// Full_DCT
module Full_DCT(input clk,wr_1,wr_2,reset,
           input [11:0]a0,a1,a2,a3,a4,a5,a6,a7,
           output signed[11:0]b0,b1,b2,b3,b4,b5,b6,b7);
For scale: about 15000 cells after synthesis, ~1100 flip-flops, ~160000 sq um of cells after synthesis.
Settings: LEC_CHECK=0, CAP_MARGIN=20, CORE_MARGIN=2, CORE_UTILIZATION=65, MAX_ROUTING_LAYER=met4, SETUP_SLACK_MARGIN=2.23, SLEW_MARGIN=20, TNS_END_PERCENT=5; clock period 11.9 ns.
run.sh (not shown) runs the stock make flow with config.mk's settings and CLKGATE_MAP_FILE=.
The first run ended with an error in global routing.
Next try:
Settings changed: CORE_UTILIZATION 65 to 58, MAX_ROUTING_LAYER met4 to unset, SETUP_SLACK_MARGIN 2.23 to unset, TNS_END_PERCENT 5 to unset.
Clock period 11.9 ns to 13.9 ns, I/O delays scaled along.
With this change the flow passed the timing, design-rule and antenna checks. Synthesized cell count does not change. Synthesized area does not change. Die area went up by 12%.
Next try:
Settings changed: CORE_UTILIZATION 58 to 72, CTS_CLUSTER_DIAMETER set to 98.
Clock period 13.9 ns to 10.3 ns, I/O delays scaled along.
After rerunning:
- Now the flow failed in global routing (GRT-0116)
- synthesized area does not change
- die area is lower by about a fifth
- synthesized cell count is unchanged
Next try:
Settings changed: CORE_UTILIZATION 72 to 65, CTS_CLUSTER_DIAMETER 98 to unset, SETUP_SLACK_MARGIN set to -0.83.
Clock period 10.3 ns to 10.4 ns, I/O delays scaled along.
- The new run died in global routing (GRT-0116)
- die area rises by roughly a tenth
- area after synthesis stays the same
- synthesized cell count does not change

========
The RTL this note starts from:
==> flow/design.v <==
module DCT(input clk,
           input signed[11:0]a0,a1,a2,a3,a4,a5,a6,a7,
           output reg signed[11:0]b0,b1,b2,b3,b4,b5,b6,b7);
  wire [11:0] c1 = 12'b011111011000;
  wire [11:0] c2 = 12'b011101100100;
  wire [11:0] c3 = 12'b011010100110;
  wire [11:0] c4 = 12'b010110101000;
  wire [11:0] c5 = 12'b010001110001;
  wire [11:0] c6 = 12'b001100001111;
  wire [11:0] c7 = 12'b000110001111;
  wire signed [11:0] f07,f0_7,f16,f1_6,f25,f2_5,f34,f3_4;
  wire signed [11:0] f0734,f07_34,f1625,f16_25;
  wire signed [11:0] sum,diff;
  wire signed [11:0] x0,x1,x2,x3,x4,x5,x6,x7;
  wire signed[23:0]m8,m9,m10,m11,m12,m13,m14,m15,m16,m17,m18,m19,m20,m21,m22,m23,m24,m25,m26,m27;
  wire signed [23:0] m0,m1,m2,m3,m4,m5,m6,m7;
  reg [11:0] r0[7:0],r1[7:0],r2[7:0],r3[7:0],r4[7:0],r5[7:0],r6[7:0],r7 [7:0];
  wire [2:0] count = 0;
  add_sub B1(f07,f0_7,a0,a7);
  add_sub B2(f16,f1_6,a1,a6);
  add_sub B3(f25,f2_5,a2,a5);
  add_sub B4(f34,f3_4,a3,a4);
  add_sub B5(f0734,f07_34,f07,f34);
  add_sub B6(f1625,f16_25,f16,f25);
  add_sub B7(sum,diff,f0734,f1625);
  multiplier M1(m0,sum,c4);
  multiplier M2(m4,diff,c4);
  multiplier M3(m8,f07_34,c2);
  multiplier M4(m9,f16_25,c6);
  assign m2 = m8+m9;
  multiplier M5(m10,f07_34,c6);
  multiplier M6(m11,f16_25,c2);
  assign m6 = m10-m11;
  multiplier M7(m12,f0_7,c1);
  multiplier M8(m13,f0_7,c3);
  multiplier M9(m14,f0_7,c5);
  multiplier M10(m15,f0_7,c7);
  multiplier M11(m16,f1_6,c1);
  multiplier M12(m17,f1_6,c3);
  multiplier M13(m18,f1_6,c5);
  multiplier M14(m19,f1_6,c7);
  multiplier M15(m20,f2_5,c1);
  multiplier M16(m21,f2_5,c3);
  multiplier M17(m22,f2_5,c5);
  multiplier M18(m23,f2_5,c7);
  multiplier M19(m24,f3_4,c1);
  multiplier M20(m25,f3_4,c3);
  multiplier M21(m26,f3_4,c5);
  multiplier M22(m27,f3_4,c7);
  assign m1 = m12+m17+m22+m27;
  assign m3 = m13-m19-m20-m26;
  assign m5 = m14-m16+m23+m25;
  assign m7 = m15-m18+m21-m24;
  assign x0 = m0>>12;
  assign x1 = m1>>12;
  assign x2 = m2>>12;
  assign x3 = m3>>12;  
  assign x4 = m4>>12;
  assign x5 = m5>>12;
  assign x6 = m6>>12;
  assign x7 = m7>>12;
  always @(posedge clk)begin
    {b0,b1,b2,b3,b4,b5,b6,b7} <= {x0,x1,x2,x3,x4,x5,x6,x7};
  end
endmodule
module add_sub(
  output reg [11:0] sum,diff,                                           
  input [11:0] x,y                                                      
    );
always @(x or y)
begin
  sum=x+y;
  diff=x-y;
end
endmodule
module multiplier(
  output reg [23:0]out,
  input signed[11:0] x,y
);
  always @(x,y)begin
    out = x*y;
  end
endmodule
module block_mem(input clk,reset,wr,
		 input [11:0] in1,in2,in3,in4,in5,in6,in7,in8,
                 output reg [11:0] out0,out1,out2,out3,out4,out5,out6,out7
		);
  reg [11:0] mem_block[63:0];
reg [2:0] x,y;
  always@(posedge clk)
begin
	if(reset)
	begin
		x=0;
		y=0;
	end
	else if(wr==1)
	begin
      mem_block[(x*8)+0]<= in1;
      mem_block[(x*8)+1]<= in2;
      mem_block[(x*8)+2]<= in3;
      mem_block[(x*8)+3]<= in4;
      mem_block[(x*8)+4]<= in5;
      mem_block[(x*8)+5]<= in6;
      mem_block[(x*8)+6]<= in7;
      mem_block[(x*8)+7]<= in8;
		x<=x+1;
	end
  else if(wr==1'b0)
	begin
		out0 <=mem_block[y];
      out1 <=mem_block[8+y];
      out2 <=mem_block[16+y];
      out3 <=mem_block[24+y];
      out4 <=mem_block[32+y];
      out5 <=mem_block[40+y];
      out6 <=mem_block[48+y];
      out7 <=mem_block[56+y];
		y<= y+1;
	end
end
endmodule
module Full_DCT(input clk,wr_1,wr_2,reset,
           input [11:0]a0,a1,a2,a3,a4,a5,a6,a7,
           output signed[11:0]b0,b1,b2,b3,b4,b5,b6,b7);
  wire [11:0] r0,r1,r2,r3,r4,r5,r6,r7;
  DCT uut(clk,a0,a1,a2,a3,a4,a5,a6,a7,r0,r1,r2,r3,r4,r5,r6,r7);
  reg [11:0] R0,R1,R2,R3,R4,R5,R6,R7;
  wire [11:0] m10,m11,m12,m13,m14,m15,m16,m17;
  wire [11:0] m20,m21,m22,m23,m24,m25,m26,m27;
  reg dwr_1,dwr_2;
  always @(posedge clk)begin
    dwr_1 <= wr_1;
  end
  block_mem M1(clk,reset,dwr_1,
               r0,r1,r2,r3,r4,r5,r6,r7,
		       m10,m11,m12,m13,m14,m15,m16,m17
		      );
  always @(*) begin
    case(dwr_1)
      1'b0 : begin
            R0 = m10;
            R1 = m11;
            R2 = m12;
            R3 = m13;
            R4 = m14;
            R5 = m15;
            R6 = m16;
            R7 = m17;
      end
      default :begin
            R0 = 0;
            R1 = 0;
            R2 = 0;
            R3 = 0;
            R4 = 0;
            R5 = 0;
            R6 = 0;
            R7 = 0;
      end
      endcase
  end
  DCT uut1(clk,R0,R1,R2,R3,R4,R5,R6,R7,b0,b1,b2,b3,b4,b5,b6,b7);
endmodule
make LEC_CHECK=0 CAP_MARGIN=15 CORE_MARGIN=2 CORE_UTILIZATION=72 CTS_CLUSTER_DIAMETER=98 CTS_CLUSTER_SIZE=37 SLEW_MARGIN=20 finish   # period 10.3 ns
The baseline aborted during global routing (5_1_grt).
Then changed:
CAP_MARGIN = 20   (was 15)
CORE_UTILIZATION = 23   (was 72)
CTS_CLUSTER_DIAMETER = default   (was 98)
CTS_CLUSTER_SIZE = default   (was 37)
clock period = 14.5 ns   (was 10.3 ns; I/O delays follow)
=> This time the run produced a clean layout; synthesized area does not change; die area went up to 3.1 times its value; synthesized cell count is unchanged.

========
delta:
// Full_DCT: RTL as listed in full above, without the edits since
==> flow/config.mk <==
export PLATFORM = sky130hd
export DESIGN_NAME = Full_DCT
export DESIGN_NICKNAME = Full_DCT
export VERILOG_FILES = /design/flow/design.v
export SDC_FILE = /design/flow/constraint.sdc
export NUM_CORES = 4
export LEC_CHECK = 0
export ABC_AREA = 1
export CAP_MARGIN = 20
export CORE_MARGIN = 2
export CORE_UTILIZATION = 68
export CTS_CLUSTER_DIAMETER = 210
export MAX_ROUTING_LAYER = met4
export SLEW_MARGIN = 20
==> flow/constraint.sdc <==
create_clock -name core_clock -period 7.12 [get_ports {clk}]
set_input_delay 1.4240 -clock core_clock [delete_from_list [all_inputs] [get_ports {clk}]]
set_output_delay 1.4240 -clock core_clock [all_outputs]
set_load 0.01 [all_outputs]
delta did not run to completion, as it errored out during 5_1_grt.
Input-level comparison between alpha and delta:
# delta
export LEC_CHECK = 0
export ABC_AREA = 1
export CAP_MARGIN = 20
export CORE_MARGIN = 2
export CORE_UTILIZATION = 68
export CTS_CLUSTER_DIAMETER = 210
export MAX_ROUTING_LAYER = met4
export SLEW_MARGIN = 20
create_clock -name core_clock -period 7.12 [get_ports {clk}]
# alpha
export LEC_CHECK = 0
export CAP_MARGIN = 20
export CORE_MARGIN = 2
export CORE_UTILIZATION = 57
export SETUP_SLACK_MARGIN = 2.23
export SLEW_MARGIN = 20
create_clock -name core_clock -period 11.9 [get_ports {clk}]
==> results <==
The flow for alpha finished, though final verification flagged negative setup slack.
Between alpha and delta, buffer count from post-CTS setup fixing is higher for delta, alpha comes in under that.
Delta(netlist area before placement, alpha - delta) < 0
Per the comparison of alpha with delta, yosys cell count lower, number of cells upsized or downsized after cts has decreased, synthesized-area fraction occupied by xor and xnor cells higher.
Relative to delta, simple-gate portion of the synthesized area has decreased by 3.1 points in alpha.
Synthesized chip area reported by yosys went down by a few percent going from delta to alpha.
| estimated wirelength of the detail-placed design | higher: delta |
Comparing alpha and delta, the lower register share after synthesis was measured on delta.

========
## build 92
// Full_DCT: RTL as listed in full above, without the edits since
clock: 15.0 ns
lec_check: 0
cap_margin: 20
core_margin: 2
core_utilization: 65
setup_slack_margin: 2.82
slew_margin: 20
Modified inputs, build 53 compared to build 92
- clearing SETUP_SLACK_MARGIN, which used to be 2.82
- putting MAX_ROUTING_LAYER at met4 where nothing was set
- swapping 65 for 70 in CORE_UTILIZATION
- swapping 15.0 for 12.1 in the clock period (ns, I/O delays scaled along)
Findings:
- Build 53 -> build 92: post-synthesis mux area share delta 0, exact match
- Number of core rows in build 53 vs build 92: down 6
- From build 92 to build 53 the numbers moved as follows: total die size now smaller, worst setup timing slack at the placement stage now smaller, core utilization before placement now larger, HPWL after detailed placement now larger.
- The log for build 53 ends in 5_1_grt with error GRT-0232, so the run never completed.
> inputs changed (build 53 -> build 11)
- clearing MAX_ROUTING_LAYER, which used to be met4
- swapping 70 for 40 in CORE_UTILIZATION
- swapping 12.1 for 15.0 in the clock period (ns, I/O delays scaled along)
Notes after the runs:
Between build 53 and build 11, number of setup buffers added after CTS decreased. Build 11 has completed all stages; timing, DRC and antenna checks passed. Comparing build 53 and build 11, number of rows in the core area is higher on build 11. Post-cts repair resize count is lower on build 11. Diff build 11..build 53 | post-synth tally of flip-flops with integrated enable | unchanged. Sort build 53 and build 11 by die size desc -> top: build 11. As far as synthesis-stage register bit count goes, build 53 and build 11 are indistinguishable; the numbers are identical.
> inputs changed (build 11 -> build 83)
- changing CORE_UTILIZATION from 40 to 44
- changing the clock period (ns, I/O delays scaled along) from 15.0 to 7.56
==> comparison <==
Completing all stages was not enough for build 83: its layout failed the final checks because of setup timing. In the flow results for build 83 and build 11, the final worst slack is larger on build 11. Higher largest net degree at the start of global routing goes to build 11 over build 83. Build 83 ended up with a lower layout filler cell count than build 11 did. On area of all placed cells without fillers, build 83 does worse than build 11. Build 83 ended with more global-route wire length before repair than build 11. Compared with build 11, build 83 instantiates a larger number of standard cells. Vertical die dimension is higher on build 11.
